==> flow/design.v <==
module ProcessingElement(
  input         clock,
  input         reset,
  input  [7:0]  io_price,
  output [10:0] io_agentIdx,
  output        io_rewardIn_ready,
  input         io_rewardIn_valid,
  input  [7:0]  io_rewardIn_bits_reward,
  input  [10:0] io_rewardIn_bits_idx,
  input         io_rewardIn_bits_last,
  input         io_PEResultOut_ready,
  output        io_PEResultOut_valid,
  output [7:0]  io_PEResultOut_bits_benefit,
  output [7:0]  io_PEResultOut_bits_oldPrice,
  output [10:0] io_PEResultOut_bits_id,
  output        io_PEResultOut_bits_last
);
  reg [7:0] s1_last;  
  reg [7:0] s1_reward;  
  reg [7:0] s1_idx;  
  reg  s1_valid;  
  reg [7:0] s2_price;  
  reg [7:0] s2_idx;  
  reg  s2_last;  
  reg  s2_valid;  
  reg [7:0] s2_reward;  
  reg [7:0] s3_benefit;  
  reg [7:0] s3_oldPrice;  
  reg  s3_valid;  
  reg [7:0] s3_last;  
  reg [7:0] s3_idx;  
  wire  stall = ~io_PEResultOut_ready;  
  wire  fire = io_rewardIn_ready & io_rewardIn_valid;  
  wire [10:0] _GEN_2 = fire ? io_rewardIn_bits_idx : {{3'd0}, s1_idx};  
  wire [8:0] _diff_T = {1'b0,$signed(s2_reward)};  
  wire [8:0] _diff_T_1 = {1'b0,$signed(s2_price)};  
  wire [8:0] diff = $signed(_diff_T) - $signed(_diff_T_1);  
  wire [10:0] _GEN_9 = ~stall ? _GEN_2 : {{3'd0}, s1_idx};  
  wire [7:0] _GEN_14 = ~stall ? s1_last : {{7'd0}, s2_last};  
  assign io_agentIdx = stall ? {3'd0, s1_idx} : io_rewardIn_bits_idx;
  assign io_rewardIn_ready = ~stall;  
  assign io_PEResultOut_valid = s3_valid;  
  assign io_PEResultOut_bits_benefit = s3_benefit;  
  assign io_PEResultOut_bits_oldPrice = s3_oldPrice;  
  assign io_PEResultOut_bits_id = {{3'd0}, s3_idx};  
  assign io_PEResultOut_bits_last = s3_last[0];  
  always @(posedge clock) begin
    if (reset) begin  
      s1_last <= 8'h0;  
    end else if (~stall) begin  
      if (fire) begin  
        s1_last <= {{7'd0}, io_rewardIn_bits_last};  
      end
    end
    if (reset) begin  
      s1_reward <= 8'h0;  
    end else if (~stall) begin  
      if (fire) begin  
        s1_reward <= io_rewardIn_bits_reward;  
      end
    end
    if (reset) begin  
      s1_idx <= 8'h0;  
    end else begin
      s1_idx <= _GEN_9[7:0];
    end
    if (reset) begin  
      s1_valid <= 1'h0;  
    end else if (~stall) begin  
      s1_valid <= fire;  
    end
    if (reset) begin  
      s2_price <= 8'h0;  
    end else if (~stall) begin  
      s2_price <= io_price;  
    end
    if (reset) begin  
      s2_idx <= 8'h0;  
    end else if (~stall) begin  
      s2_idx <= s1_idx;  
    end
    if (reset) begin  
      s2_last <= 1'h0;  
    end else begin
      s2_last <= _GEN_14[0];
    end
    if (reset) begin  
      s2_valid <= 1'h0;  
    end else if (~stall) begin  
      s2_valid <= s1_valid;  
    end
    if (reset) begin  
      s2_reward <= 8'h0;  
    end else if (~stall) begin  
      s2_reward <= s1_reward;  
    end
    if (reset) begin  
      s3_benefit <= 8'h0;  
    end else if (~stall) begin  
      if (diff[8]) begin  
        s3_benefit <= 8'h0;
      end else begin
        s3_benefit <= diff[7:0];
      end
    end
    if (reset) begin  
      s3_oldPrice <= 8'h0;  
    end else if (~stall) begin  
      s3_oldPrice <= s2_price;  
    end
    if (reset) begin  
      s3_valid <= 1'h0;  
    end else if (~stall) begin  
      s3_valid <= s2_valid;  
    end
    if (reset) begin  
      s3_last <= 8'h0;  
    end else if (~stall) begin  
      s3_last <= {{7'd0}, s2_last};  
    end
    if (reset) begin  
      s3_idx <= 8'h0;  
    end else if (~stall) begin  
      s3_idx <= s2_idx;  
    end
  end
endmodule
module SearchTask(
  input         clock,
  input         reset,
  output        io_benefitIn_0_ready,
  input         io_benefitIn_0_valid,
  input  [7:0]  io_benefitIn_0_bits_benefit,
  input  [7:0]  io_benefitIn_0_bits_oldPrice,
  input  [10:0] io_benefitIn_0_bits_id,
  input         io_benefitIn_0_bits_last,
  output        io_benefitIn_1_ready,
  input         io_benefitIn_1_valid,
  input  [7:0]  io_benefitIn_1_bits_benefit,
  input  [7:0]  io_benefitIn_1_bits_oldPrice,
  input  [10:0] io_benefitIn_1_bits_id,
  output        io_benefitIn_2_ready,
  input         io_benefitIn_2_valid,
  input  [7:0]  io_benefitIn_2_bits_benefit,
  input  [7:0]  io_benefitIn_2_bits_oldPrice,
  input  [10:0] io_benefitIn_2_bits_id,
  output        io_benefitIn_3_ready,
  input         io_benefitIn_3_valid,
  input  [7:0]  io_benefitIn_3_bits_benefit,
  input  [7:0]  io_benefitIn_3_bits_oldPrice,
  input  [10:0] io_benefitIn_3_bits_id,
  output        io_benefitIn_4_ready,
  input         io_benefitIn_4_valid,
  input  [7:0]  io_benefitIn_4_bits_benefit,
  input  [7:0]  io_benefitIn_4_bits_oldPrice,
  input  [10:0] io_benefitIn_4_bits_id,
  output        io_benefitIn_5_ready,
  input         io_benefitIn_5_valid,
  input  [7:0]  io_benefitIn_5_bits_benefit,
  input  [7:0]  io_benefitIn_5_bits_oldPrice,
  input  [10:0] io_benefitIn_5_bits_id,
  output        io_benefitIn_6_ready,
  input         io_benefitIn_6_valid,
  input  [7:0]  io_benefitIn_6_bits_benefit,
  input  [7:0]  io_benefitIn_6_bits_oldPrice,
  input  [10:0] io_benefitIn_6_bits_id,
  output        io_benefitIn_7_ready,
  input         io_benefitIn_7_valid,
  input  [7:0]  io_benefitIn_7_bits_benefit,
  input  [7:0]  io_benefitIn_7_bits_oldPrice,
  input  [10:0] io_benefitIn_7_bits_id,
  input         io_resultOut_ready,
  output        io_resultOut_valid,
  output [10:0] io_resultOut_bits_winner,
  output [7:0]  io_resultOut_bits_bid
);
  reg  s_valid_0;  
  reg  s_valid_1;  
  reg  s_valid_2;  
  reg  s_valid_3;  
  reg  s_last_0;  
  reg  s_last_1;  
  reg  s_last_2;  
  reg  s_last_3;  
  reg [7:0] compRegs_0_0_benefit;  
  reg [10:0] compRegs_0_0_id;  
  reg [7:0] compRegs_0_0_runningBid;  
  reg [7:0] compRegs_0_0_oldPrice;  
  reg [7:0] compRegs_0_1_benefit;  
  reg [10:0] compRegs_0_1_id;  
  reg [7:0] compRegs_0_1_runningBid;  
  reg [7:0] compRegs_0_1_oldPrice;  
  reg [7:0] compRegs_0_2_benefit;  
  reg [10:0] compRegs_0_2_id;  
  reg [7:0] compRegs_0_2_runningBid;  
  reg [7:0] compRegs_0_2_oldPrice;  
  reg [7:0] compRegs_0_3_benefit;  
  reg [10:0] compRegs_0_3_id;  
  reg [7:0] compRegs_0_3_runningBid;  
  reg [7:0] compRegs_0_3_oldPrice;  
  reg [7:0] compRegs_0_4_benefit;  
  reg [10:0] compRegs_0_4_id;  
  reg [7:0] compRegs_0_4_runningBid;  
  reg [7:0] compRegs_0_4_oldPrice;  
  reg [7:0] compRegs_0_5_benefit;  
  reg [10:0] compRegs_0_5_id;  
  reg [7:0] compRegs_0_5_runningBid;  
  reg [7:0] compRegs_0_5_oldPrice;  
  reg [7:0] compRegs_0_6_benefit;  
  reg [10:0] compRegs_0_6_id;  
  reg [7:0] compRegs_0_6_runningBid;  
  reg [7:0] compRegs_0_6_oldPrice;  
  reg [7:0] compRegs_0_7_benefit;  
  reg [10:0] compRegs_0_7_id;  
  reg [7:0] compRegs_0_7_runningBid;  
  reg [7:0] compRegs_0_7_oldPrice;  
  reg [7:0] compRegs_1_0_benefit;  
  reg [10:0] compRegs_1_0_id;  
  reg [7:0] compRegs_1_0_runningBid;  
  reg [7:0] compRegs_1_0_oldPrice;  
  reg [7:0] compRegs_1_1_benefit;  
  reg [10:0] compRegs_1_1_id;  
  reg [7:0] compRegs_1_1_runningBid;  
  reg [7:0] compRegs_1_1_oldPrice;  
  reg [7:0] compRegs_1_2_benefit;  
  reg [10:0] compRegs_1_2_id;  
  reg [7:0] compRegs_1_2_runningBid;  
  reg [7:0] compRegs_1_2_oldPrice;  
  reg [7:0] compRegs_1_3_benefit;  
  reg [10:0] compRegs_1_3_id;  
  reg [7:0] compRegs_1_3_runningBid;  
  reg [7:0] compRegs_1_3_oldPrice;  
  reg [7:0] compRegs_2_0_benefit;  
  reg [10:0] compRegs_2_0_id;  
  reg [7:0] compRegs_2_0_runningBid;  
  reg [7:0] compRegs_2_0_oldPrice;  
  reg [7:0] compRegs_2_1_benefit;  
  reg [10:0] compRegs_2_1_id;  
  reg [7:0] compRegs_2_1_runningBid;  
  reg [7:0] compRegs_2_1_oldPrice;  
  reg [7:0] compRegs_3_0_benefit;  
  reg [10:0] compRegs_3_0_id;  
  reg [7:0] compRegs_3_0_runningBid;  
  reg [7:0] compRegs_3_0_oldPrice;  
  reg [7:0] slast_runningWinner_benefit;  
  reg [10:0] slast_runningWinner_id;  
  reg [7:0] slast_runningWinner_runningBid;  
  reg [7:0] slast_runningWinner_oldPrice;  
  reg  slast_valid;  
  reg  slast_last;  
  wire  stall = ~io_resultOut_ready & slast_valid;  
  wire  _fire_T = io_benefitIn_0_ready & io_benefitIn_0_valid;  
  wire  _fire_T_1 = io_benefitIn_1_ready & io_benefitIn_1_valid;  
  wire  _fire_T_2 = io_benefitIn_2_ready & io_benefitIn_2_valid;  
  wire  _fire_T_3 = io_benefitIn_3_ready & io_benefitIn_3_valid;  
  wire  _fire_T_4 = io_benefitIn_4_ready & io_benefitIn_4_valid;  
  wire  _fire_T_5 = io_benefitIn_5_ready & io_benefitIn_5_valid;  
  wire  _fire_T_6 = io_benefitIn_6_ready & io_benefitIn_6_valid;  
  wire  _fire_T_7 = io_benefitIn_7_ready & io_benefitIn_7_valid;  
  wire  fire = _fire_T | _fire_T_1 | _fire_T_2 | _fire_T_3 | _fire_T_4 | _fire_T_5 | _fire_T_6 | _fire_T_7;  
  wire [7:0] hypoBid = compRegs_0_0_benefit - compRegs_0_1_benefit;  
  wire [7:0] hypoBid_1 = compRegs_0_1_benefit - compRegs_0_0_benefit;  
  wire [7:0] hypoBid_2 = compRegs_0_2_benefit - compRegs_0_3_benefit;  
  wire [7:0] hypoBid_3 = compRegs_0_3_benefit - compRegs_0_2_benefit;  
  wire [7:0] hypoBid_4 = compRegs_0_4_benefit - compRegs_0_5_benefit;  
  wire [7:0] hypoBid_5 = compRegs_0_5_benefit - compRegs_0_4_benefit;  
  wire [7:0] hypoBid_6 = compRegs_0_6_benefit - compRegs_0_7_benefit;  
  wire [7:0] hypoBid_7 = compRegs_0_7_benefit - compRegs_0_6_benefit;  
  wire [7:0] hypoBid_8 = compRegs_1_0_benefit - compRegs_1_1_benefit;  
  wire [7:0] hypoBid_9 = compRegs_1_1_benefit - compRegs_1_0_benefit;  
  wire [7:0] hypoBid_10 = compRegs_1_2_benefit - compRegs_1_3_benefit;  
  wire [7:0] hypoBid_11 = compRegs_1_3_benefit - compRegs_1_2_benefit;  
  wire [7:0] hypoBid_12 = compRegs_2_0_benefit - compRegs_2_1_benefit;  
  wire [7:0] hypoBid_13 = compRegs_2_1_benefit - compRegs_2_0_benefit;  
  wire [7:0] hypoBid_14 = compRegs_3_0_benefit - slast_runningWinner_benefit;  
  wire [7:0] _slast_runningWinner_runningBid_T_1 = hypoBid_14 < compRegs_3_0_runningBid ? hypoBid_14 :
    compRegs_3_0_runningBid;  
  wire [7:0] hypoBid_15 = slast_runningWinner_benefit - compRegs_3_0_benefit;  
  wire [7:0] _slast_runningWinner_runningBid_T_3 = hypoBid_15 < slast_runningWinner_runningBid ? hypoBid_15 :
    slast_runningWinner_runningBid;  
  wire [7:0] _io_resultOut_bits_bid_T_1 = slast_runningWinner_oldPrice + 8'h1;  
  wire [7:0] _io_resultOut_bits_bid_T_3 = slast_runningWinner_runningBid + slast_runningWinner_oldPrice;  
  wire [7:0] _GEN_152 = slast_runningWinner_benefit == 8'h0 ? 8'h0 : _io_resultOut_bits_bid_T_3;  
  assign io_benefitIn_0_ready = ~stall;  
  assign io_benefitIn_1_ready = ~stall;  
  assign io_benefitIn_2_ready = ~stall;  
  assign io_benefitIn_3_ready = ~stall;  
  assign io_benefitIn_4_ready = ~stall;  
  assign io_benefitIn_5_ready = ~stall;  
  assign io_benefitIn_6_ready = ~stall;  
  assign io_benefitIn_7_ready = ~stall;  
  assign io_resultOut_valid = slast_valid & slast_last;  
  assign io_resultOut_bits_winner = slast_runningWinner_id;  
  assign io_resultOut_bits_bid = slast_runningWinner_runningBid == 8'h0 & slast_runningWinner_benefit > 8'h0 ?
    _io_resultOut_bits_bid_T_1 : _GEN_152;  
  always @(posedge clock) begin
    if (reset) begin  
      s_valid_0 <= 1'h0;  
    end else if (~stall) begin  
      s_valid_0 <= fire;  
    end
    if (reset) begin  
      s_valid_1 <= 1'h0;  
    end else if (~stall) begin  
      s_valid_1 <= s_valid_0;  
    end
    if (reset) begin  
      s_valid_2 <= 1'h0;  
    end else if (~stall) begin  
      s_valid_2 <= s_valid_1;  
    end
    if (reset) begin  
      s_valid_3 <= 1'h0;  
    end else if (~stall) begin  
      s_valid_3 <= s_valid_2;  
    end
    if (reset) begin  
      s_last_0 <= 1'h0;  
    end else if (~stall) begin  
      if (fire) begin  
        s_last_0 <= io_benefitIn_0_bits_last;  
      end
    end
    if (reset) begin  
      s_last_1 <= 1'h0;  
    end else if (~stall) begin  
      s_last_1 <= s_last_0;  
    end
    if (reset) begin  
      s_last_2 <= 1'h0;  
    end else if (~stall) begin  
      s_last_2 <= s_last_1;  
    end
    if (reset) begin  
      s_last_3 <= 1'h0;  
    end else if (~stall) begin  
      s_last_3 <= s_last_2;  
    end
    if (reset) begin  
      compRegs_0_0_benefit <= 8'h0;  
    end else if (~stall) begin  
      if (fire) begin  
        if (_fire_T) begin  
          compRegs_0_0_benefit <= io_benefitIn_0_bits_benefit;  
        end else begin
          compRegs_0_0_benefit <= 8'h0;  
        end
      end
    end
    if (reset) begin  
      compRegs_0_0_id <= 11'h0;  
    end else if (~stall) begin  
      if (fire) begin  
        compRegs_0_0_id <= io_benefitIn_0_bits_id;  
      end
    end
    if (reset) begin  
      compRegs_0_0_runningBid <= 8'h0;  
    end else if (~stall) begin  
      if (fire) begin  
        compRegs_0_0_runningBid <= 8'hff;  
      end
    end
    if (reset) begin  
      compRegs_0_0_oldPrice <= 8'h0;  
    end else if (~stall) begin  
      if (fire) begin  
        compRegs_0_0_oldPrice <= io_benefitIn_0_bits_oldPrice;  
      end
    end
    if (reset) begin  
      compRegs_0_1_benefit <= 8'h0;  
    end else if (~stall) begin  
      if (fire) begin  
        if (_fire_T_1) begin  
          compRegs_0_1_benefit <= io_benefitIn_1_bits_benefit;  
        end else begin
          compRegs_0_1_benefit <= 8'h0;  
        end
      end
    end
    if (reset) begin  
      compRegs_0_1_id <= 11'h0;  
    end else if (~stall) begin  
      if (fire) begin  
        compRegs_0_1_id <= io_benefitIn_1_bits_id;  
      end
    end
    if (reset) begin  
      compRegs_0_1_runningBid <= 8'h0;  
    end else if (~stall) begin  
      if (fire) begin  
        compRegs_0_1_runningBid <= 8'hff;  
      end
    end
    if (reset) begin  
      compRegs_0_1_oldPrice <= 8'h0;  
    end else if (~stall) begin  
      if (fire) begin  
        compRegs_0_1_oldPrice <= io_benefitIn_1_bits_oldPrice;  
      end
    end
    if (reset) begin  
      compRegs_0_2_benefit <= 8'h0;  
    end else if (~stall) begin  
      if (fire) begin  
        if (_fire_T_2) begin  
          compRegs_0_2_benefit <= io_benefitIn_2_bits_benefit;  
        end else begin
          compRegs_0_2_benefit <= 8'h0;  
        end
      end
    end
    if (reset) begin  
      compRegs_0_2_id <= 11'h0;  
    end else if (~stall) begin  
      if (fire) begin  
        compRegs_0_2_id <= io_benefitIn_2_bits_id;  
      end
    end
    if (reset) begin  
      compRegs_0_2_runningBid <= 8'h0;  
    end else if (~stall) begin  
      if (fire) begin  
        compRegs_0_2_runningBid <= 8'hff;  
      end
    end
    if (reset) begin  
      compRegs_0_2_oldPrice <= 8'h0;  
    end else if (~stall) begin  
      if (fire) begin  
        compRegs_0_2_oldPrice <= io_benefitIn_2_bits_oldPrice;  
      end
    end
    if (reset) begin  
      compRegs_0_3_benefit <= 8'h0;  
    end else if (~stall) begin  
      if (fire) begin  
        if (_fire_T_3) begin  
          compRegs_0_3_benefit <= io_benefitIn_3_bits_benefit;  
        end else begin
          compRegs_0_3_benefit <= 8'h0;  
        end
      end
    end
    if (reset) begin  
      compRegs_0_3_id <= 11'h0;  
    end else if (~stall) begin  
      if (fire) begin  
        compRegs_0_3_id <= io_benefitIn_3_bits_id;  
      end
    end
    if (reset) begin  
      compRegs_0_3_runningBid <= 8'h0;  
    end else if (~stall) begin  
      if (fire) begin  
        compRegs_0_3_runningBid <= 8'hff;  
      end
    end
    if (reset) begin  
      compRegs_0_3_oldPrice <= 8'h0;  
    end else if (~stall) begin  
      if (fire) begin  
        compRegs_0_3_oldPrice <= io_benefitIn_3_bits_oldPrice;  
      end
    end
    if (reset) begin  
      compRegs_0_4_benefit <= 8'h0;  
    end else if (~stall) begin  
      if (fire) begin  
        if (_fire_T_4) begin  
          compRegs_0_4_benefit <= io_benefitIn_4_bits_benefit;  
        end else begin
          compRegs_0_4_benefit <= 8'h0;  
        end
      end
    end
    if (reset) begin  
      compRegs_0_4_id <= 11'h0;  
    end else if (~stall) begin  
      if (fire) begin  
        compRegs_0_4_id <= io_benefitIn_4_bits_id;  
      end
    end
    if (reset) begin  
      compRegs_0_4_runningBid <= 8'h0;  
    end else if (~stall) begin  
      if (fire) begin  
        compRegs_0_4_runningBid <= 8'hff;  
      end
    end
    if (reset) begin  
      compRegs_0_4_oldPrice <= 8'h0;  
    end else if (~stall) begin  
      if (fire) begin  
        compRegs_0_4_oldPrice <= io_benefitIn_4_bits_oldPrice;  
      end
    end
    if (reset) begin  
      compRegs_0_5_benefit <= 8'h0;  
    end else if (~stall) begin  
      if (fire) begin  
        if (_fire_T_5) begin  
          compRegs_0_5_benefit <= io_benefitIn_5_bits_benefit;  
        end else begin
          compRegs_0_5_benefit <= 8'h0;  
        end
      end
    end
    if (reset) begin  
      compRegs_0_5_id <= 11'h0;  
    end else if (~stall) begin  
      if (fire) begin  
        compRegs_0_5_id <= io_benefitIn_5_bits_id;  
      end
    end
    if (reset) begin  
      compRegs_0_5_runningBid <= 8'h0;  
    end else if (~stall) begin  
      if (fire) begin  
        compRegs_0_5_runningBid <= 8'hff;  
      end
    end
    if (reset) begin  
      compRegs_0_5_oldPrice <= 8'h0;  
    end else if (~stall) begin  
      if (fire) begin  
        compRegs_0_5_oldPrice <= io_benefitIn_5_bits_oldPrice;  
      end
    end
    if (reset) begin  
      compRegs_0_6_benefit <= 8'h0;  
    end else if (~stall) begin  
      if (fire) begin  
        if (_fire_T_6) begin  
          compRegs_0_6_benefit <= io_benefitIn_6_bits_benefit;  
        end else begin
          compRegs_0_6_benefit <= 8'h0;  
        end
      end
    end
    if (reset) begin  
      compRegs_0_6_id <= 11'h0;  
    end else if (~stall) begin  
      if (fire) begin  
        compRegs_0_6_id <= io_benefitIn_6_bits_id;  
      end
    end
    if (reset) begin  
      compRegs_0_6_runningBid <= 8'h0;  
    end else if (~stall) begin  
      if (fire) begin  
        compRegs_0_6_runningBid <= 8'hff;  
      end
    end
    if (reset) begin  
      compRegs_0_6_oldPrice <= 8'h0;  
    end else if (~stall) begin  
      if (fire) begin  
        compRegs_0_6_oldPrice <= io_benefitIn_6_bits_oldPrice;  
      end
    end
    if (reset) begin  
      compRegs_0_7_benefit <= 8'h0;  
    end else if (~stall) begin  
      if (fire) begin  
        if (_fire_T_7) begin  
          compRegs_0_7_benefit <= io_benefitIn_7_bits_benefit;  
        end else begin
          compRegs_0_7_benefit <= 8'h0;  
        end
      end
    end
    if (reset) begin  
      compRegs_0_7_id <= 11'h0;  
    end else if (~stall) begin  
      if (fire) begin  
        compRegs_0_7_id <= io_benefitIn_7_bits_id;  
      end
    end
    if (reset) begin  
      compRegs_0_7_runningBid <= 8'h0;  
    end else if (~stall) begin  
      if (fire) begin  
        compRegs_0_7_runningBid <= 8'hff;  
      end
    end
    if (reset) begin  
      compRegs_0_7_oldPrice <= 8'h0;  
    end else if (~stall) begin  
      if (fire) begin  
        compRegs_0_7_oldPrice <= io_benefitIn_7_bits_oldPrice;  
      end
    end
    if (reset) begin  
      compRegs_1_0_benefit <= 8'h0;  
    end else if (~stall) begin  
      if (compRegs_0_0_benefit >= compRegs_0_1_benefit) begin  
        compRegs_1_0_benefit <= compRegs_0_0_benefit;  
      end else begin
        compRegs_1_0_benefit <= compRegs_0_1_benefit;  
      end
    end
    if (reset) begin  
      compRegs_1_0_id <= 11'h0;  
    end else if (~stall) begin  
      if (compRegs_0_0_benefit >= compRegs_0_1_benefit) begin  
        compRegs_1_0_id <= compRegs_0_0_id;  
      end else begin
        compRegs_1_0_id <= compRegs_0_1_id;  
      end
    end
    if (reset) begin  
      compRegs_1_0_runningBid <= 8'h0;  
    end else if (~stall) begin  
      if (compRegs_0_0_benefit >= compRegs_0_1_benefit) begin  
        if (hypoBid < compRegs_0_0_runningBid) begin  
          compRegs_1_0_runningBid <= hypoBid;
        end else begin
          compRegs_1_0_runningBid <= compRegs_0_0_runningBid;
        end
      end else if (hypoBid_1 < compRegs_0_1_runningBid) begin  
        compRegs_1_0_runningBid <= hypoBid_1;
      end else begin
        compRegs_1_0_runningBid <= compRegs_0_1_runningBid;
      end
    end
    if (reset) begin  
      compRegs_1_0_oldPrice <= 8'h0;  
    end else if (~stall) begin  
      if (compRegs_0_0_benefit >= compRegs_0_1_benefit) begin  
        compRegs_1_0_oldPrice <= compRegs_0_0_oldPrice;  
      end else begin
        compRegs_1_0_oldPrice <= compRegs_0_1_oldPrice;  
      end
    end
    if (reset) begin  
      compRegs_1_1_benefit <= 8'h0;  
    end else if (~stall) begin  
      if (compRegs_0_2_benefit >= compRegs_0_3_benefit) begin  
        compRegs_1_1_benefit <= compRegs_0_2_benefit;  
      end else begin
        compRegs_1_1_benefit <= compRegs_0_3_benefit;  
      end
    end
    if (reset) begin  
      compRegs_1_1_id <= 11'h0;  
    end else if (~stall) begin  
      if (compRegs_0_2_benefit >= compRegs_0_3_benefit) begin  
        compRegs_1_1_id <= compRegs_0_2_id;  
      end else begin
        compRegs_1_1_id <= compRegs_0_3_id;  
      end
    end
    if (reset) begin  
      compRegs_1_1_runningBid <= 8'h0;  
    end else if (~stall) begin  
      if (compRegs_0_2_benefit >= compRegs_0_3_benefit) begin  
        if (hypoBid_2 < compRegs_0_2_runningBid) begin  
          compRegs_1_1_runningBid <= hypoBid_2;
        end else begin
          compRegs_1_1_runningBid <= compRegs_0_2_runningBid;
        end
      end else if (hypoBid_3 < compRegs_0_3_runningBid) begin  
        compRegs_1_1_runningBid <= hypoBid_3;
      end else begin
        compRegs_1_1_runningBid <= compRegs_0_3_runningBid;
      end
    end
    if (reset) begin  
      compRegs_1_1_oldPrice <= 8'h0;  
    end else if (~stall) begin  
      if (compRegs_0_2_benefit >= compRegs_0_3_benefit) begin  
        compRegs_1_1_oldPrice <= compRegs_0_2_oldPrice;  
      end else begin
        compRegs_1_1_oldPrice <= compRegs_0_3_oldPrice;  
      end
    end
    if (reset) begin  
      compRegs_1_2_benefit <= 8'h0;  
    end else if (~stall) begin  
      if (compRegs_0_4_benefit >= compRegs_0_5_benefit) begin  
        compRegs_1_2_benefit <= compRegs_0_4_benefit;  
      end else begin
        compRegs_1_2_benefit <= compRegs_0_5_benefit;  
      end
    end
    if (reset) begin  
      compRegs_1_2_id <= 11'h0;  
    end else if (~stall) begin  
      if (compRegs_0_4_benefit >= compRegs_0_5_benefit) begin  
        compRegs_1_2_id <= compRegs_0_4_id;  
      end else begin
        compRegs_1_2_id <= compRegs_0_5_id;  
      end
    end
    if (reset) begin  
      compRegs_1_2_runningBid <= 8'h0;  
    end else if (~stall) begin  
      if (compRegs_0_4_benefit >= compRegs_0_5_benefit) begin  
        if (hypoBid_4 < compRegs_0_4_runningBid) begin  
          compRegs_1_2_runningBid <= hypoBid_4;
        end else begin
          compRegs_1_2_runningBid <= compRegs_0_4_runningBid;
        end
      end else if (hypoBid_5 < compRegs_0_5_runningBid) begin  
        compRegs_1_2_runningBid <= hypoBid_5;
      end else begin
        compRegs_1_2_runningBid <= compRegs_0_5_runningBid;
      end
    end
    if (reset) begin  
      compRegs_1_2_oldPrice <= 8'h0;  
    end else if (~stall) begin  
      if (compRegs_0_4_benefit >= compRegs_0_5_benefit) begin  
        compRegs_1_2_oldPrice <= compRegs_0_4_oldPrice;  
      end else begin
        compRegs_1_2_oldPrice <= compRegs_0_5_oldPrice;  
      end
    end
    if (reset) begin  
      compRegs_1_3_benefit <= 8'h0;  
    end else if (~stall) begin  
      if (compRegs_0_6_benefit >= compRegs_0_7_benefit) begin  
        compRegs_1_3_benefit <= compRegs_0_6_benefit;  
      end else begin
        compRegs_1_3_benefit <= compRegs_0_7_benefit;  
      end
    end
    if (reset) begin  
      compRegs_1_3_id <= 11'h0;  
    end else if (~stall) begin  
      if (compRegs_0_6_benefit >= compRegs_0_7_benefit) begin  
        compRegs_1_3_id <= compRegs_0_6_id;  
      end else begin
        compRegs_1_3_id <= compRegs_0_7_id;  
      end
    end
    if (reset) begin  
      compRegs_1_3_runningBid <= 8'h0;  
    end else if (~stall) begin  
      if (compRegs_0_6_benefit >= compRegs_0_7_benefit) begin  
        if (hypoBid_6 < compRegs_0_6_runningBid) begin  
          compRegs_1_3_runningBid <= hypoBid_6;
        end else begin
          compRegs_1_3_runningBid <= compRegs_0_6_runningBid;
        end
      end else if (hypoBid_7 < compRegs_0_7_runningBid) begin  
        compRegs_1_3_runningBid <= hypoBid_7;
      end else begin
        compRegs_1_3_runningBid <= compRegs_0_7_runningBid;
      end
    end
    if (reset) begin  
      compRegs_1_3_oldPrice <= 8'h0;  
    end else if (~stall) begin  
      if (compRegs_0_6_benefit >= compRegs_0_7_benefit) begin  
        compRegs_1_3_oldPrice <= compRegs_0_6_oldPrice;  
      end else begin
        compRegs_1_3_oldPrice <= compRegs_0_7_oldPrice;  
      end
    end
    if (reset) begin  
      compRegs_2_0_benefit <= 8'h0;  
    end else if (~stall) begin  
      if (compRegs_1_0_benefit >= compRegs_1_1_benefit) begin  
        compRegs_2_0_benefit <= compRegs_1_0_benefit;  
      end else begin
        compRegs_2_0_benefit <= compRegs_1_1_benefit;  
      end
    end
    if (reset) begin  
      compRegs_2_0_id <= 11'h0;  
    end else if (~stall) begin  
      if (compRegs_1_0_benefit >= compRegs_1_1_benefit) begin  
        compRegs_2_0_id <= compRegs_1_0_id;  
      end else begin
        compRegs_2_0_id <= compRegs_1_1_id;  
      end
    end
    if (reset) begin  
      compRegs_2_0_runningBid <= 8'h0;  
    end else if (~stall) begin  
      if (compRegs_1_0_benefit >= compRegs_1_1_benefit) begin  
        if (hypoBid_8 < compRegs_1_0_runningBid) begin  
          compRegs_2_0_runningBid <= hypoBid_8;
        end else begin
          compRegs_2_0_runningBid <= compRegs_1_0_runningBid;
        end
      end else if (hypoBid_9 < compRegs_1_1_runningBid) begin  
        compRegs_2_0_runningBid <= hypoBid_9;
      end else begin
        compRegs_2_0_runningBid <= compRegs_1_1_runningBid;
      end
    end
    if (reset) begin  
      compRegs_2_0_oldPrice <= 8'h0;  
    end else if (~stall) begin  
      if (compRegs_1_0_benefit >= compRegs_1_1_benefit) begin  
        compRegs_2_0_oldPrice <= compRegs_1_0_oldPrice;  
      end else begin
        compRegs_2_0_oldPrice <= compRegs_1_1_oldPrice;  
      end
    end
    if (reset) begin  
      compRegs_2_1_benefit <= 8'h0;  
    end else if (~stall) begin  
      if (compRegs_1_2_benefit >= compRegs_1_3_benefit) begin  
        compRegs_2_1_benefit <= compRegs_1_2_benefit;  
      end else begin
        compRegs_2_1_benefit <= compRegs_1_3_benefit;  
      end
    end
    if (reset) begin  
      compRegs_2_1_id <= 11'h0;  
    end else if (~stall) begin  
      if (compRegs_1_2_benefit >= compRegs_1_3_benefit) begin  
        compRegs_2_1_id <= compRegs_1_2_id;  
      end else begin
        compRegs_2_1_id <= compRegs_1_3_id;  
      end
    end
    if (reset) begin  
      compRegs_2_1_runningBid <= 8'h0;  
    end else if (~stall) begin  
      if (compRegs_1_2_benefit >= compRegs_1_3_benefit) begin  
        if (hypoBid_10 < compRegs_1_2_runningBid) begin  
          compRegs_2_1_runningBid <= hypoBid_10;
        end else begin
          compRegs_2_1_runningBid <= compRegs_1_2_runningBid;
        end
      end else if (hypoBid_11 < compRegs_1_3_runningBid) begin  
        compRegs_2_1_runningBid <= hypoBid_11;
      end else begin
        compRegs_2_1_runningBid <= compRegs_1_3_runningBid;
      end
    end
    if (reset) begin  
      compRegs_2_1_oldPrice <= 8'h0;  
    end else if (~stall) begin  
      if (compRegs_1_2_benefit >= compRegs_1_3_benefit) begin  
        compRegs_2_1_oldPrice <= compRegs_1_2_oldPrice;  
      end else begin
        compRegs_2_1_oldPrice <= compRegs_1_3_oldPrice;  
      end
    end
    if (reset) begin  
      compRegs_3_0_benefit <= 8'h0;  
    end else if (~stall) begin  
      if (compRegs_2_0_benefit >= compRegs_2_1_benefit) begin  
        compRegs_3_0_benefit <= compRegs_2_0_benefit;  
      end else begin
        compRegs_3_0_benefit <= compRegs_2_1_benefit;  
      end
    end
    if (reset) begin  
      compRegs_3_0_id <= 11'h0;  
    end else if (~stall) begin  
      if (compRegs_2_0_benefit >= compRegs_2_1_benefit) begin  
        compRegs_3_0_id <= compRegs_2_0_id;  
      end else begin
        compRegs_3_0_id <= compRegs_2_1_id;  
      end
    end
    if (reset) begin  
      compRegs_3_0_runningBid <= 8'h0;  
    end else if (~stall) begin  
      if (compRegs_2_0_benefit >= compRegs_2_1_benefit) begin  
        if (hypoBid_12 < compRegs_2_0_runningBid) begin  
          compRegs_3_0_runningBid <= hypoBid_12;
        end else begin
          compRegs_3_0_runningBid <= compRegs_2_0_runningBid;
        end
      end else if (hypoBid_13 < compRegs_2_1_runningBid) begin  
        compRegs_3_0_runningBid <= hypoBid_13;
      end else begin
        compRegs_3_0_runningBid <= compRegs_2_1_runningBid;
      end
    end
    if (reset) begin  
      compRegs_3_0_oldPrice <= 8'h0;  
    end else if (~stall) begin  
      if (compRegs_2_0_benefit >= compRegs_2_1_benefit) begin  
        compRegs_3_0_oldPrice <= compRegs_2_0_oldPrice;  
      end else begin
        compRegs_3_0_oldPrice <= compRegs_2_1_oldPrice;  
      end
    end
    if (reset) begin  
      slast_runningWinner_benefit <= 8'h0;  
    end else if (~stall) begin  
      if (slast_last | ~slast_valid) begin  
        slast_runningWinner_benefit <= compRegs_3_0_benefit;  
      end else if (compRegs_3_0_benefit > slast_runningWinner_benefit) begin  
        slast_runningWinner_benefit <= compRegs_3_0_benefit;  
      end
    end
    if (reset) begin  
      slast_runningWinner_id <= 11'h0;  
    end else if (~stall) begin  
      if (slast_last | ~slast_valid) begin  
        slast_runningWinner_id <= compRegs_3_0_id;  
      end else if (compRegs_3_0_benefit > slast_runningWinner_benefit) begin  
        slast_runningWinner_id <= compRegs_3_0_id;  
      end
    end
    if (reset) begin  
      slast_runningWinner_runningBid <= 8'h0;  
    end else if (~stall) begin  
      if (slast_last | ~slast_valid) begin  
        slast_runningWinner_runningBid <= compRegs_3_0_runningBid;  
      end else if (compRegs_3_0_benefit > slast_runningWinner_benefit) begin  
        slast_runningWinner_runningBid <= _slast_runningWinner_runningBid_T_1;  
      end else begin
        slast_runningWinner_runningBid <= _slast_runningWinner_runningBid_T_3;  
      end
    end
    if (reset) begin  
      slast_runningWinner_oldPrice <= 8'h0;  
    end else if (~stall) begin  
      if (slast_last | ~slast_valid) begin  
        slast_runningWinner_oldPrice <= compRegs_3_0_oldPrice;  
      end else if (compRegs_3_0_benefit > slast_runningWinner_benefit) begin  
        slast_runningWinner_oldPrice <= compRegs_3_0_oldPrice;  
      end
    end
    if (reset) begin  
      slast_valid <= 1'h0;  
    end else if (~stall) begin  
      slast_valid <= s_valid_3;  
    end
    if (reset) begin  
      slast_last <= 1'h0;  
    end else if (~stall) begin  
      slast_last <= s_last_3;  
    end
  end
endmodule
module AuctionSearch(
  input         clock,
  input         reset,
  output        io_rewardIn_0_ready,
  input         io_rewardIn_0_valid,
  input  [7:0]  io_rewardIn_0_reward,
  input  [10:0] io_rewardIn_0_idx,
  input         io_rewardIn_0_last,
  output [10:0] io_agentIdx_0,
  input  [7:0]  io_price_0,
  output        io_rewardIn_1_ready,
  input         io_rewardIn_1_valid,
  input  [7:0]  io_rewardIn_1_reward,
  input  [10:0] io_rewardIn_1_idx,
  output [10:0] io_agentIdx_1,
  input  [7:0]  io_price_1,
  output        io_rewardIn_2_ready,
  input         io_rewardIn_2_valid,
  input  [7:0]  io_rewardIn_2_reward,
  input  [10:0] io_rewardIn_2_idx,
  output [10:0] io_agentIdx_2,
  input  [7:0]  io_price_2,
  output        io_rewardIn_3_ready,
  input         io_rewardIn_3_valid,
  input  [7:0]  io_rewardIn_3_reward,
  input  [10:0] io_rewardIn_3_idx,
  output [10:0] io_agentIdx_3,
  input  [7:0]  io_price_3,
  output        io_rewardIn_4_ready,
  input         io_rewardIn_4_valid,
  input  [7:0]  io_rewardIn_4_reward,
  input  [10:0] io_rewardIn_4_idx,
  output [10:0] io_agentIdx_4,
  input  [7:0]  io_price_4,
  output        io_rewardIn_5_ready,
  input         io_rewardIn_5_valid,
  input  [7:0]  io_rewardIn_5_reward,
  input  [10:0] io_rewardIn_5_idx,
  output [10:0] io_agentIdx_5,
  input  [7:0]  io_price_5,
  output        io_rewardIn_6_ready,
  input         io_rewardIn_6_valid,
  input  [7:0]  io_rewardIn_6_reward,
  input  [10:0] io_rewardIn_6_idx,
  output [10:0] io_agentIdx_6,
  input  [7:0]  io_price_6,
  output        io_rewardIn_7_ready,
  input         io_rewardIn_7_valid,
  input  [7:0]  io_rewardIn_7_reward,
  input  [10:0] io_rewardIn_7_idx,
  output [10:0] io_agentIdx_7,
  input  [7:0]  io_price_7,
  input         io_resultOut_ready,
  output        io_resultOut_valid,
  output [10:0] io_resultOut_winner,
  output [7:0]  io_resultOut_bid
);
  wire        pe0_valid;
  wire [7:0]  pe0_benefit;
  wire [7:0]  pe0_oldPrice;
  wire [10:0] pe0_id;
  wire        pe0_last;
  wire        pe0_ready;
  wire        pe1_valid;
  wire [7:0]  pe1_benefit;
  wire [7:0]  pe1_oldPrice;
  wire [10:0] pe1_id;
  wire        pe1_last;
  wire        pe1_ready;
  wire        pe2_valid;
  wire [7:0]  pe2_benefit;
  wire [7:0]  pe2_oldPrice;
  wire [10:0] pe2_id;
  wire        pe2_last;
  wire        pe2_ready;
  wire        pe3_valid;
  wire [7:0]  pe3_benefit;
  wire [7:0]  pe3_oldPrice;
  wire [10:0] pe3_id;
  wire        pe3_last;
  wire        pe3_ready;
  wire        pe4_valid;
  wire [7:0]  pe4_benefit;
  wire [7:0]  pe4_oldPrice;
  wire [10:0] pe4_id;
  wire        pe4_last;
  wire        pe4_ready;
  wire        pe5_valid;
  wire [7:0]  pe5_benefit;
  wire [7:0]  pe5_oldPrice;
  wire [10:0] pe5_id;
  wire        pe5_last;
  wire        pe5_ready;
  wire        pe6_valid;
  wire [7:0]  pe6_benefit;
  wire [7:0]  pe6_oldPrice;
  wire [10:0] pe6_id;
  wire        pe6_last;
  wire        pe6_ready;
  wire        pe7_valid;
  wire [7:0]  pe7_benefit;
  wire [7:0]  pe7_oldPrice;
  wire [10:0] pe7_id;
  wire        pe7_last;
  wire        pe7_ready;
  ProcessingElement pes_0 (
    .clock(clock),
    .reset(reset),
    .io_price(io_price_0),
    .io_agentIdx(io_agentIdx_0),
    .io_rewardIn_ready(io_rewardIn_0_ready),
    .io_rewardIn_valid(io_rewardIn_0_valid),
    .io_rewardIn_bits_reward(io_rewardIn_0_reward),
    .io_rewardIn_bits_idx(io_rewardIn_0_idx),
    .io_rewardIn_bits_last(io_rewardIn_0_last),
    .io_PEResultOut_ready(pe0_ready),
    .io_PEResultOut_valid(pe0_valid),
    .io_PEResultOut_bits_benefit(pe0_benefit),
    .io_PEResultOut_bits_oldPrice(pe0_oldPrice),
    .io_PEResultOut_bits_id(pe0_id),
    .io_PEResultOut_bits_last(pe0_last)
  );
  ProcessingElement pes_1 (
    .clock(clock),
    .reset(reset),
    .io_price(io_price_1),
    .io_agentIdx(io_agentIdx_1),
    .io_rewardIn_ready(io_rewardIn_1_ready),
    .io_rewardIn_valid(io_rewardIn_1_valid),
    .io_rewardIn_bits_reward(io_rewardIn_1_reward),
    .io_rewardIn_bits_idx(io_rewardIn_1_idx),
    .io_rewardIn_bits_last(1'b0),
    .io_PEResultOut_ready(pe1_ready),
    .io_PEResultOut_valid(pe1_valid),
    .io_PEResultOut_bits_benefit(pe1_benefit),
    .io_PEResultOut_bits_oldPrice(pe1_oldPrice),
    .io_PEResultOut_bits_id(pe1_id),
    .io_PEResultOut_bits_last(pe1_last)
  );
  ProcessingElement pes_2 (
    .clock(clock),
    .reset(reset),
    .io_price(io_price_2),
    .io_agentIdx(io_agentIdx_2),
    .io_rewardIn_ready(io_rewardIn_2_ready),
    .io_rewardIn_valid(io_rewardIn_2_valid),
    .io_rewardIn_bits_reward(io_rewardIn_2_reward),
    .io_rewardIn_bits_idx(io_rewardIn_2_idx),
    .io_rewardIn_bits_last(1'b0),
    .io_PEResultOut_ready(pe2_ready),
    .io_PEResultOut_valid(pe2_valid),
    .io_PEResultOut_bits_benefit(pe2_benefit),
    .io_PEResultOut_bits_oldPrice(pe2_oldPrice),
    .io_PEResultOut_bits_id(pe2_id),
    .io_PEResultOut_bits_last(pe2_last)
  );
  ProcessingElement pes_3 (
    .clock(clock),
    .reset(reset),
    .io_price(io_price_3),
    .io_agentIdx(io_agentIdx_3),
    .io_rewardIn_ready(io_rewardIn_3_ready),
    .io_rewardIn_valid(io_rewardIn_3_valid),
    .io_rewardIn_bits_reward(io_rewardIn_3_reward),
    .io_rewardIn_bits_idx(io_rewardIn_3_idx),
    .io_rewardIn_bits_last(1'b0),
    .io_PEResultOut_ready(pe3_ready),
    .io_PEResultOut_valid(pe3_valid),
    .io_PEResultOut_bits_benefit(pe3_benefit),
    .io_PEResultOut_bits_oldPrice(pe3_oldPrice),
    .io_PEResultOut_bits_id(pe3_id),
    .io_PEResultOut_bits_last(pe3_last)
  );
  ProcessingElement pes_4 (
    .clock(clock),
    .reset(reset),
    .io_price(io_price_4),
    .io_agentIdx(io_agentIdx_4),
    .io_rewardIn_ready(io_rewardIn_4_ready),
    .io_rewardIn_valid(io_rewardIn_4_valid),
    .io_rewardIn_bits_reward(io_rewardIn_4_reward),
    .io_rewardIn_bits_idx(io_rewardIn_4_idx),
    .io_rewardIn_bits_last(1'b0),
    .io_PEResultOut_ready(pe4_ready),
    .io_PEResultOut_valid(pe4_valid),
    .io_PEResultOut_bits_benefit(pe4_benefit),
    .io_PEResultOut_bits_oldPrice(pe4_oldPrice),
    .io_PEResultOut_bits_id(pe4_id),
    .io_PEResultOut_bits_last(pe4_last)
  );
  ProcessingElement pes_5 (
    .clock(clock),
    .reset(reset),
    .io_price(io_price_5),
    .io_agentIdx(io_agentIdx_5),
    .io_rewardIn_ready(io_rewardIn_5_ready),
    .io_rewardIn_valid(io_rewardIn_5_valid),
    .io_rewardIn_bits_reward(io_rewardIn_5_reward),
    .io_rewardIn_bits_idx(io_rewardIn_5_idx),
    .io_rewardIn_bits_last(1'b0),
    .io_PEResultOut_ready(pe5_ready),
    .io_PEResultOut_valid(pe5_valid),
    .io_PEResultOut_bits_benefit(pe5_benefit),
    .io_PEResultOut_bits_oldPrice(pe5_oldPrice),
    .io_PEResultOut_bits_id(pe5_id),
    .io_PEResultOut_bits_last(pe5_last)
  );
  ProcessingElement pes_6 (
    .clock(clock),
    .reset(reset),
    .io_price(io_price_6),
    .io_agentIdx(io_agentIdx_6),
    .io_rewardIn_ready(io_rewardIn_6_ready),
    .io_rewardIn_valid(io_rewardIn_6_valid),
    .io_rewardIn_bits_reward(io_rewardIn_6_reward),
    .io_rewardIn_bits_idx(io_rewardIn_6_idx),
    .io_rewardIn_bits_last(1'b0),
    .io_PEResultOut_ready(pe6_ready),
    .io_PEResultOut_valid(pe6_valid),
    .io_PEResultOut_bits_benefit(pe6_benefit),
    .io_PEResultOut_bits_oldPrice(pe6_oldPrice),
    .io_PEResultOut_bits_id(pe6_id),
    .io_PEResultOut_bits_last(pe6_last)
  );
  ProcessingElement pes_7 (
    .clock(clock),
    .reset(reset),
    .io_price(io_price_7),
    .io_agentIdx(io_agentIdx_7),
    .io_rewardIn_ready(io_rewardIn_7_ready),
    .io_rewardIn_valid(io_rewardIn_7_valid),
    .io_rewardIn_bits_reward(io_rewardIn_7_reward),
    .io_rewardIn_bits_idx(io_rewardIn_7_idx),
    .io_rewardIn_bits_last(1'b0),
    .io_PEResultOut_ready(pe7_ready),
    .io_PEResultOut_valid(pe7_valid),
    .io_PEResultOut_bits_benefit(pe7_benefit),
    .io_PEResultOut_bits_oldPrice(pe7_oldPrice),
    .io_PEResultOut_bits_id(pe7_id),
    .io_PEResultOut_bits_last(pe7_last)
  );
  SearchTask search (
    .clock(clock),
    .reset(reset),
    .io_benefitIn_0_ready(pe0_ready),
    .io_benefitIn_0_valid(pe0_valid),
    .io_benefitIn_0_bits_benefit(pe0_benefit),
    .io_benefitIn_0_bits_oldPrice(pe0_oldPrice),
    .io_benefitIn_0_bits_id(pe0_id),
    .io_benefitIn_0_bits_last(pe0_last),
    .io_benefitIn_1_ready(pe1_ready),
    .io_benefitIn_1_valid(pe1_valid),
    .io_benefitIn_1_bits_benefit(pe1_benefit),
    .io_benefitIn_1_bits_oldPrice(pe1_oldPrice),
    .io_benefitIn_1_bits_id(pe1_id),
    .io_benefitIn_2_ready(pe2_ready),
    .io_benefitIn_2_valid(pe2_valid),
    .io_benefitIn_2_bits_benefit(pe2_benefit),
    .io_benefitIn_2_bits_oldPrice(pe2_oldPrice),
    .io_benefitIn_2_bits_id(pe2_id),
    .io_benefitIn_3_ready(pe3_ready),
    .io_benefitIn_3_valid(pe3_valid),
    .io_benefitIn_3_bits_benefit(pe3_benefit),
    .io_benefitIn_3_bits_oldPrice(pe3_oldPrice),
    .io_benefitIn_3_bits_id(pe3_id),
    .io_benefitIn_4_ready(pe4_ready),
    .io_benefitIn_4_valid(pe4_valid),
    .io_benefitIn_4_bits_benefit(pe4_benefit),
    .io_benefitIn_4_bits_oldPrice(pe4_oldPrice),
    .io_benefitIn_4_bits_id(pe4_id),
    .io_benefitIn_5_ready(pe5_ready),
    .io_benefitIn_5_valid(pe5_valid),
    .io_benefitIn_5_bits_benefit(pe5_benefit),
    .io_benefitIn_5_bits_oldPrice(pe5_oldPrice),
    .io_benefitIn_5_bits_id(pe5_id),
    .io_benefitIn_6_ready(pe6_ready),
    .io_benefitIn_6_valid(pe6_valid),
    .io_benefitIn_6_bits_benefit(pe6_benefit),
    .io_benefitIn_6_bits_oldPrice(pe6_oldPrice),
    .io_benefitIn_6_bits_id(pe6_id),
    .io_benefitIn_7_ready(pe7_ready),
    .io_benefitIn_7_valid(pe7_valid),
    .io_benefitIn_7_bits_benefit(pe7_benefit),
    .io_benefitIn_7_bits_oldPrice(pe7_oldPrice),
    .io_benefitIn_7_bits_id(pe7_id),
    .io_resultOut_ready(io_resultOut_ready),
    .io_resultOut_valid(io_resultOut_valid),
    .io_resultOut_bits_winner(io_resultOut_winner),
    .io_resultOut_bits_bid(io_resultOut_bid)
  );
endmodule
==> flow/run.sh <==
#!/bin/bash
# the make line also repeats each setting of config.mk as NAME=value (left out here)
make -C /OpenROAD-flow-scripts/flow DESIGN_CONFIG=/design/flow/config.mk WORK_HOME=/design/flow/orfs CLKGATE_MAP_FILE= finish
==> flow/config.mk <==
export PLATFORM = sky130hd
export DESIGN_NAME = AuctionSearch
export DESIGN_NICKNAME = AuctionSearch
export VERILOG_FILES = /design/flow/design.v
export SDC_FILE = /design/flow/constraint.sdc
export NUM_CORES = 4
export LEC_CHECK = 0
export CAP_MARGIN = 20
export CORE_MARGIN = 2
export CORE_UTILIZATION = 43
export PLACE_DENSITY = 0.6
export SLEW_MARGIN = 20
==> flow/constraint.sdc <==
create_clock -name core_clock -period 1.81 [get_ports {clock}]
set_input_delay 0.3620 -clock core_clock [delete_from_list [all_inputs] [get_ports {clock}]]
set_output_delay 0.3620 -clock core_clock [all_outputs]
set_load 0.01 [all_outputs]
==> flow_metrics.py, run 1 <==
# Synthesis and PnR figures
metrics = {
    "die": {
        "initCoreUtil_pct": 43.5,
        "num_rows": 122,
        "chipArea_sq_um": 115000,
        "die_h_microns": 339,
        "die_w_microns": 339,
        "io_pins": 344,
        "fp.coreArea_sq_um": 111000,
    },
    "worst_setup_path": {
        "rr_worst_depth": 16,
        "critPathKind": "reg2reg",
        "cp_num_buf_inv": 4,
        "start_kind": "register",
        "slowest_stage": "dfxtp_4",
        "max_stage_delay_ns": 0.37,
        "cpMostUsedCell": "inv_2",
        "regToRegSetupSlack_ns": -1.53,
        "critPathTopFamily": "AND-OR/OR-AND gates",
        "critPathRequiredTime_ns": 2.40,
        "worstPathCellList": "inv_2 > ha_4 > inv_2 > fa_2 > buf_4 > a211oi_2 > o21bai_2 > a21oi_4 > xnor2_1 > ha_2 > o21ai_0 > o21bai_1 > nor2_2 > buf_6 > or3_1 > a32o_1",
        "critPathMaxFanout": 4,
        "worstSetupEndpoint": "search.compRegs_1_1_runningBid[0]",
        "worstPathArrival_ns": 3.93,
        "startpoint": "search.compRegs_0_2_benefit[0]",
        "worstReg2RegEnd": "search.compRegs_1_1_runningBid[0]",
        "r2r_start": "search.compRegs_0_2_benefit[0]",
        "cp-end-kind": "register",
        "cp.depth": 16,
    },
    "power": {
        "cell_internal_pwr_uw": 40800,
        "powerDensity_nw_per_um2": 789,
        "largestPowerGroup": "sequential cells",
        "pg_comb_uw": 9790,
        "pg_clk_uw": 22500,
        "p_sw_share_pct": 26.6,
        "ir_worst_vdd_mv": 0.785,
        "p_leak_uw": 0.0292,
        "seqPwrFrac_pct": 41.8,
        "combPwrFrac_pct": 17.6,
        "seq_power_uw": 23200,
        "power_frac_clock_pct": 40.5,
        "p_switching_uw": 14800,
    },
    "status": {
        "violations": "negative setup slack",
        "outcome": "finished with violations",
    },
    "worst_hold_path": {
        "hold_path.class": "in2reg",
        "holdPathEnd": "search.compRegs_1_1_oldPrice[5]",
        "timing.hold.worst_path_depth": 2,
        "hp-start": "reset",
    },
    "clocking": {
        "htreeDepth": 3,
        "clkLatencyLatePin_ns": 0.71,
        "path_clk_slew_ns": 0.07,
        "cts_root_buffer": "clkbuf_16",
        "cts_made_buffers": 107,
        "cts_tree": "yes",
        "cts_buffer_depth": 3,
        "numClockSinks": 998,
    },
    "synth": {
        "synthTopCellsByCount": "nand2_1, dfxtp_1, a21oi_1",
        "topCellsByArea": "dfxtp_1, nand2_1, a21oi_1, ha_1, mux2i_1",
        "synth_cell_types": 79,
        "ys_sh_xor_pct": 2.38,
        "edf_count": 0,
        "top_cell": "nand2_1",
        "ys_sh_simple_pct": 19.1,
        "synth_top_area_share_pct": 41.4,
        "synth_flops": 998,
        "synthMuxAreaShare_pct": 3.42,
        "adder_share_pct": 8.91,
        "top_area_cell": "dfxtp_1",
        "topCombFamilyByArea": "AND-OR/OR-AND gates",
        "async_flop_share_pct": 0,
        "yosysSeqAreaShare_pct": 41.4,
        "synth_warnings": 2,
        "syn_area_per_cell_sq_um": 7.89,
        "yosysChipArea_sq_um": 48300,
        "aoi_share_pct": 19.2,
        "ff_type": "dfxtp_1",
        "ys_cells": 6125,
        "syn_inst": 6125,
        "syn_area_sq_um": 48300,
    },
    "route": {
        "routed_wl_microns": 154000,
        "postRouteAntennaNets": 0,
        "routedWlPerCell_microns": 17.2,
        "drt_pass1_iterations": 5,
        "viasPerCell": 5.15,
        "drtIter0Drc": 3156,
        "drc_errors": 0,
        "num_antenna_cells": 0,
        "vias": 46000,
    },
    "final_layout": {
        "seq_area_sq_um": 20100,
        "utilization_pct": 63.3,
        "final_area_sq_um": 70400,
        "areaGrowthSynthToFinish_pct": 45.7,
        "nets": 7912,
        "logic_area_sq_um": 29600,
        "fillers": 9674,
    },
    "sta": {
        "finalWorstPathRequiredPeriod_ns": 3.34,
        "slew-limit-headroom_pct": 61.7,
        "worstMarginPinSlew_ns": 0.575,
        "rsz0062_at_grt": "true",
        "finalClockPeriodUsage_pct": 185,
        "fmax_mhz": 299,
        "setup_viol": 944,
        "slew_violations": 0,
        "fin_hold_ws_ns": 0.0854,
        "skew_ns": 0.0482,
        "layout_setup_ws_ns": -1.53,
        "hold_viol_final": 0,
    },
    "place": {
        "gp_congestion": 0.885,
        "io_buffer_count": 340,
        "dpl_cell_area_sq_um": 62500,
        "hpwl_microns": 108000,
    },
    "global_route": {
        "grt_max_degree": 114,
        "grt_use_total_pct": 24.9,
        "antenna_found_initial": 7,
        "grt-ovfl-total": 0,
        "grt_pass1_vias": 43900,
        "grt_first_pass_wirelength_microns": 235000,
    },
    "job": {
        "cap_violations": 0,
        "log.warning_count": 87,
    },
}
[per-layer routing]
layer	GRT usage, %	share of wire (%)
met5	0	0.059
met1	35.4	48
met2	39.6	45
met3	4.30	5.1
met4	5.20	1.8
[per-stage QoR]
stage                     power [uW]  cells  setup slack (ns)  setup TNS [ns]
after global routing           57600   8930             -1.65         -477.35
after global placement         32000   8551             -1.39         -590.97
final                          55500   8930             -1.53         -382.49
after detailed placement       32100   8551             -1.45         -611.58
after CTS                      55200   8831             -1.42         -406.45
after floorplan                28400   6127             -1.30         -127.98
[area by class of cell]
| class | instances | share of cell area (%) |
|---|---|---|
| flip-flops and latches | 998 | 28.6 |
| well taps | 1488 | 2.65 |
| clock buffers | 155 | 4.54 |
| clock inverters | 41 | 0.654 |
| multi-input cells | 4428 | 42.1 |
| repair inverters | 2 | 0.0551 |
| inverters | 296 | 1.63 |
| repair buffers | 1522 | 19.8 |
[repair_timing]
| action | 4_1_cts | 5_1_grt |
|---|---|---|
| setup endpoints to repair | 684 | 952 |
| resized | 470 | 486 |
| pin swaps | 130 | 178 |
| hold buffers | 0 | 0 |
| setup buffers | 74 | 106 |
| gates cloned | 13 | 14 |
==> run 2, diff against run 1 <==
- CORE_UTILIZATION: 43 -> 65
- CTS_CLUSTER_SIZE: not set -> 35
- SETUP_SLACK_MARGIN: not set -> -0.01
- clock period: 1.81 -> 2.14 ns (I/O delays scaled with it)
==> run 2 against run 1 <==
Against the previous run:
- the run now fails in global routing
- synthesized cell count is the same
- synthesized area is the same
- die area shrank 33%
==> flow_metrics.py, run 2 <==
# Physical implementation metrics
metrics = {
    "synth": {
        "aoi_share_pct": 19.2,
        "ys_sh_simple_pct": 19.1,
        "synth_warnings": 2,
        "synth_flops": 998,
        "synthTopCellsByCount": "nand2_1, dfxtp_1, a21oi_1",
        "synth_cell_types": 79,
        "synthMuxAreaShare_pct": 3.42,
        "syn_inst": 6125,
        "ys_cells": 6125,
        "ff_type": "dfxtp_1",
        "yosysChipArea_sq_um": 48300,
        "topCombFamilyByArea": "AND-OR/OR-AND gates",
        "topCellsByArea": "dfxtp_1, nand2_1, a21oi_1, ha_1, mux2i_1",
        "async_flop_share_pct": 0,
        "top_area_cell": "dfxtp_1",
        "syn_area_per_cell_sq_um": 7.89,
        "yosysSeqAreaShare_pct": 41.4,
        "adder_share_pct": 8.91,
        "synth_top_area_share_pct": 41.4,
        "ys_sh_xor_pct": 2.38,
        "syn_area_sq_um": 48300,
        "edf_count": 0,
        "top_cell": "nand2_1",
    },
    "status": {
        "haltStage": "global routing",
        "outcome": "did not finish",
    },
    "die": {
        "die_w_microns": 277,
        "num_rows": 99,
        "initCoreUtil_pct": 65.9,
        "io_pins": 344,
        "die_h_microns": 277,
        "fp.coreArea_sq_um": 73300,
        "chipArea_sq_um": 76500,
    },
    "place": {
        "hpwl_microns": 104000,
        "pre_cts_ws_ns": -1.10,
        "io_buffer_count": 340,
        "gp_congestion": 0.925,
    },
    "clocking": {
        "cts_made_buffers": 99,
        "hold_buffers": 0,
        "htreeDepth": 3,
        "cts_buffer_depth": 3,
        "numClockSinks": 998,
        "cts_root_buffer": "clkbuf_16",
    },
}
-- run 2: metrics by stage --
stage | total power, uW | cell area (sq um) | std cells | TNS, ns
floorplan | 23800 | 49400 | 6127 | -53.88
global placement | 26500 | 59100 | 7819 | -313.42
detailed placement | 26700 | 59100 | 7819 | -342.49
CTS | 44700 | 66200 | 8162 | -267.49
-- run 2: repair_timing --
action | 4_1_cts
setup endpoints to repair | 439
pin swaps | 275
resized | 961
setup buffers | 164
gates cloned | 32
==> run 3, diff against run 2 <==
- ABC_AREA: not set -> 1
- CAP_MARGIN: 20 -> 15
- CORE_UTILIZATION: 65 -> 66
- CTS_CLUSTER_SIZE: 35 -> not set
- SETUP_SLACK_MARGIN: -0.01 -> not set
- clock period: 2.14 -> 2.23 ns (I/O delays scaled with it)
==> run 3 against run 2 <==
Against the previous run:
- the run again fails in global routing
- die area up 4.3%
- synthesized area grew 5.9%
- synthesized cell count grew 19%
==> flow_metrics.py, run 3 <==
# Physical implementation metrics
metrics = {
    "clocking": {
        "cts_made_buffers": 100,
        "cts_root_buffer": "clkbuf_16",
        "numClockSinks": 998,
        "hold_buffers": 0,
        "htreeDepth": 3,
        "cts_buffer_depth": 3,
    },
    "synth": {
        "synthMuxAreaShare_pct": 0,
        "synth_flops": 998,
        "top_cell": "nand2_1",
        "topCellsByArea": "dfxtp_1, nand2_1, o21ai_0, ha_1, a21oi_1",
        "yosysSeqAreaShare_pct": 39.0,
        "ys_sh_simple_pct": 21.1,
        "syn_inst": 7304,
        "synth_warnings": 2,
        "async_flop_share_pct": 0,
        "syn_area_sq_um": 51200,
        "syn_area_per_cell_sq_um": 7.01,
        "ff_type": "dfxtp_1",
        "topCombFamilyByArea": "simple AND/OR/NAND/NOR gates",
        "top_area_cell": "dfxtp_1",
        "synthTopCellsByCount": "nand2_1, dfxtp_1, o21ai_0",
        "ys_sh_xor_pct": 0.582,
        "aoi_share_pct": 20.5,
        "adder_share_pct": 8.41,
        "edf_count": 0,
        "ys_cells": 7304,
        "synth_top_area_share_pct": 39.0,
        "synth_cell_types": 35,
        "yosysChipArea_sq_um": 51200,
    },
    "place": {
        "gp_congestion": 0.916,
        "io_buffer_count": 340,
        "hpwl_microns": 104000,
        "dp_cells": 8802,
    },
    "die": {
        "num_rows": 102,
        "chipArea_sq_um": 79800,
        "io_pins": 344,
        "fp.coreArea_sq_um": 77100,
        "die_h_microns": 282,
        "initCoreUtil_pct": 66.4,
        "die_w_microns": 282,
    },
    "status": {
        "first-error": "[ERROR GRT-0232] Routing congestion too high. Check the congestion heatmap in the GUI.",
        "outcome": "did not finish",
        "haltStage": "global routing",
    },
    "global_route": {
        "grt_use_total_pct": 80.8,
        "grt-ovfl-total": 180,
    },
}
## run 3: routing by layer
metal,GRT usage [%],overflow
met1,78.6,2
met2,94.2,75
met3,71.1,9
met4,80.3,94
met5,52.1,0
## run 3: what timing repair did
item | in CTS
endpoints found under the hold margin | 0
endpoints found under the setup margin | 348
pin swaps | 404
setup buffers | 126
gates resized | 1577
cloned | 34
## run 3: through the flow
stage	power [uW]	worst slack [ns]	hold WS [ns]	instance area, sq um
floorplan	26700	-0.477	0.425	51600
global placement	30000	-0.490	0.432	59000
detailed placement	30400	-0.538	0.438	59000
CTS	50800	-0.604	0.179	68300
==> run 4, diff against run 3 <==
- ABC_AREA: 1 -> not set
- CAP_MARGIN: 15 -> 20
- CORE_UTILIZATION: 66 -> 62
- clock period: 2.23 -> 2.91 ns (I/O delays scaled with it)
==> run 4 against run 3 <==
Against the previous run:
- now fails the layout checks on negative setup slack
- synthesized area fell by 5.6%
- die area grew 0.49%
- synthesized cell count decreased by 16%
==> flow_metrics.py, run 4 <==
# Synthesis and PnR figures
metrics = {
    "clocking": {
        "cts_buffer_depth": 3,
        "cts_root_buffer": "clkbuf_16",
        "cts_made_buffers": 99,
        "path_clk_slew_ns": 0.06,
        "numClockSinks": 998,
        "clkLatencyLatePin_ns": 0.68,
        "htreeDepth": 3,
        "cts_tree": "yes",
        "hold_buffers": 0,
    },
    "place": {
        "hpwl_microns": 98400,
        "gp_congestion": 0.921,
        "dpl_cell_area_sq_um": 56700,
        "io_buffer_count": 340,
        "dp_cells": 7664,
    },
    "die": {
        "io_pins": 344,
        "die_w_microns": 283,
        "chipArea_sq_um": 80200,
        "num_rows": 102,
        "fp.coreArea_sq_um": 77300,
        "die_h_microns": 283,
        "initCoreUtil_pct": 62.5,
    },
    "worst_hold_path": {
        "holdPathEnd": "search.slast_runningWinner_oldPrice[6]",
        "hp-start": "reset",
        "hold_path.class": "in2reg",
        "timing.hold.worst_path_depth": 2,
    },
    "job": {
        "log.warning_count": 105,
        "cap_violations": 0,
    },
    "synth": {
        "syn_inst": 6125,
        "top_area_cell": "dfxtp_1",
        "yosysChipArea_sq_um": 48300,
        "edf_count": 0,
        "topCellsByArea": "dfxtp_1, nand2_1, a21oi_1, ha_1, mux2i_1",
        "adder_share_pct": 8.91,
        "aoi_share_pct": 19.2,
        "ys_sh_xor_pct": 2.38,
        "top_cell": "nand2_1",
        "ys_sh_simple_pct": 19.1,
        "synthTopCellsByCount": "nand2_1, dfxtp_1, a21oi_1",
        "synth_top_area_share_pct": 41.4,
        "synth_cell_types": 79,
        "async_flop_share_pct": 0,
        "ys_cells": 6125,
        "ff_type": "dfxtp_1",
        "syn_area_per_cell_sq_um": 7.89,
        "synth_flops": 998,
        "synth_warnings": 2,
        "syn_area_sq_um": 48300,
        "topCombFamilyByArea": "AND-OR/OR-AND gates",
        "yosysSeqAreaShare_pct": 41.4,
        "synthMuxAreaShare_pct": 3.42,
    },
    "sta": {
        "hold_viol_final": 0,
        "setup_viol": 72,
        "slew_violations": 0,
        "layout_setup_ws_ns": -0.475,
        "finalWorstPathRequiredPeriod_ns": 3.39,
        "rsz0062_at_grt": "true",
        "finalClockPeriodUsage_pct": 116,
        "fin_setup_tns_ns": -21.51,
        "skew_ns": 0.0531,
        "fmax_mhz": 295,
        "worstMarginPinSlew_ns": 0.929,
        "slew-limit-headroom_pct": 38.1,
    },
    "power": {
        "combPwrFrac_pct": 16.8,
        "largestPowerGroup": "sequential cells",
        "pg_clk_uw": 13100,
        "power_frac_clock_pct": 39.4,
        "seqPwrFrac_pct": 43.7,
        "p_sw_share_pct": 26.9,
        "p_switching_uw": 8920,
        "ir_worst_vdd_mv": 0.613,
        "cell_internal_pwr_uw": 24200,
        "pg_comb_uw": 5570,
        "powerDensity_nw_per_um2": 520,
        "p_leak_uw": 0.0260,
        "seq_power_uw": 14500,
        "finalPower_uw": 33100,
    },
    "route": {
        "postRouteAntennaNets": 0,
        "drtIter0Drc": 4078,
        "viasPerCell": 5.77,
        "routed_wl_microns": 148000,
        "drc_errors": 0,
        "drt_pass1_iterations": 6,
        "vias": 46100,
        "routedWlPerCell_microns": 18.5,
    },
    "final_layout": {
        "final_area_sq_um": 63700,
        "nets": 7430,
        "utilization_pct": 82.3,
        "final_cells": 7999,
        "fillers": 5086,
        "areaGrowthSynthToFinish_pct": 31.8,
    },
    "worst_setup_path": {
        "critPathTopFamily": "AND-OR/OR-AND gates",
        "start_kind": "register",
        "rr_worst_depth": 17,
        "critPathRequiredTime_ns": 2.33,
        "cp.depth": 10,
        "r2r_start": "search.compRegs_1_1_benefit[0]",
        "critPathKind": "reg2out",
        "cp_num_buf_inv": 1,
        "startpoint": "search.slast_runningWinner_runningBid[0]",
        "slowest_stage": "fa_2",
        "regToRegSetupSlack_ns": -0.47,
        "critPathMaxFanout": 2,
        "worstReg2RegEnd": "search.compRegs_2_0_runningBid[3]",
        "worstPathCellList": "ha_4 > fa_2 > a21o_1 > a21oi_2 > o21bai_1 > a21oi_1 > xnor2_1 > nor2_1 > a211oi_1 > buf_2",
        "worstPathArrival_ns": 2.80,
        "worstSetupEndpoint": "io_resultOut_bid[6]",
        "cp-end-kind": "output pin",
        "max_stage_delay_ns": 0.40,
    },
    "global_route": {
        "grt_pass1_vias": 43400,
        "grt-ovfl-total": 0,
        "antenna_found_initial": 4,
        "grt_first_pass_wirelength_microns": 228000,
        "grt_max_degree": 191,
        "grt_use_total_pct": 34.5,
    },
    "status": {
        "violations": "negative setup slack",
        "outcome": "finished with violations",
    },
}
[run 4: layout make-up]
type                    instances  area, sq um  area share, %
multi-input cells            4429        28200           44.2
flip-flops and latches        998        20100           31.5
repair buffers               1048         9610           15.1
clock buffers                 147         2920           4.59
well taps                    1040         1300           2.04
inverters                     296         1140           1.80
clock inverters                38          447          0.701
repair inverters                1         11.3         0.0177
diodes                          2         5.00        0.00786
[run 4: routing by layer]
layer,up-vias,routed length [microns],global-route usage [%]
li1,22200,-,-
met1,22100,65200,47.8
met2,1575,68700,55.8
met3,310,10100,5.39
met4,4,4370,9.87
met5,-,25,0
[run 4: through the flow]
| stage | hold slack [ns] | worst slack [ns] |
|---|---|---|
| 2_1_floorplan | 0.426 | -0.204 |
| 3_3_place_gp | 0.436 | -0.371 |
| 3_5_place_dp | 0.443 | -0.465 |
| 4_1_cts | 0.280 | -0.396 |
| 5_1_grt | 0.311 | -0.581 |
| 6_report | 0.301 | -0.475 |
[run 4: timing repair]
action | CTS | global route
pin swaps | 171 | 155
resized | 406 | 247
setup buffers | 94 | 50
endpoints found under the setup margin | 169 | 170
cloned | 10 | 6
Power figures rest on the tool's default switching activity, not on a simulated workload.
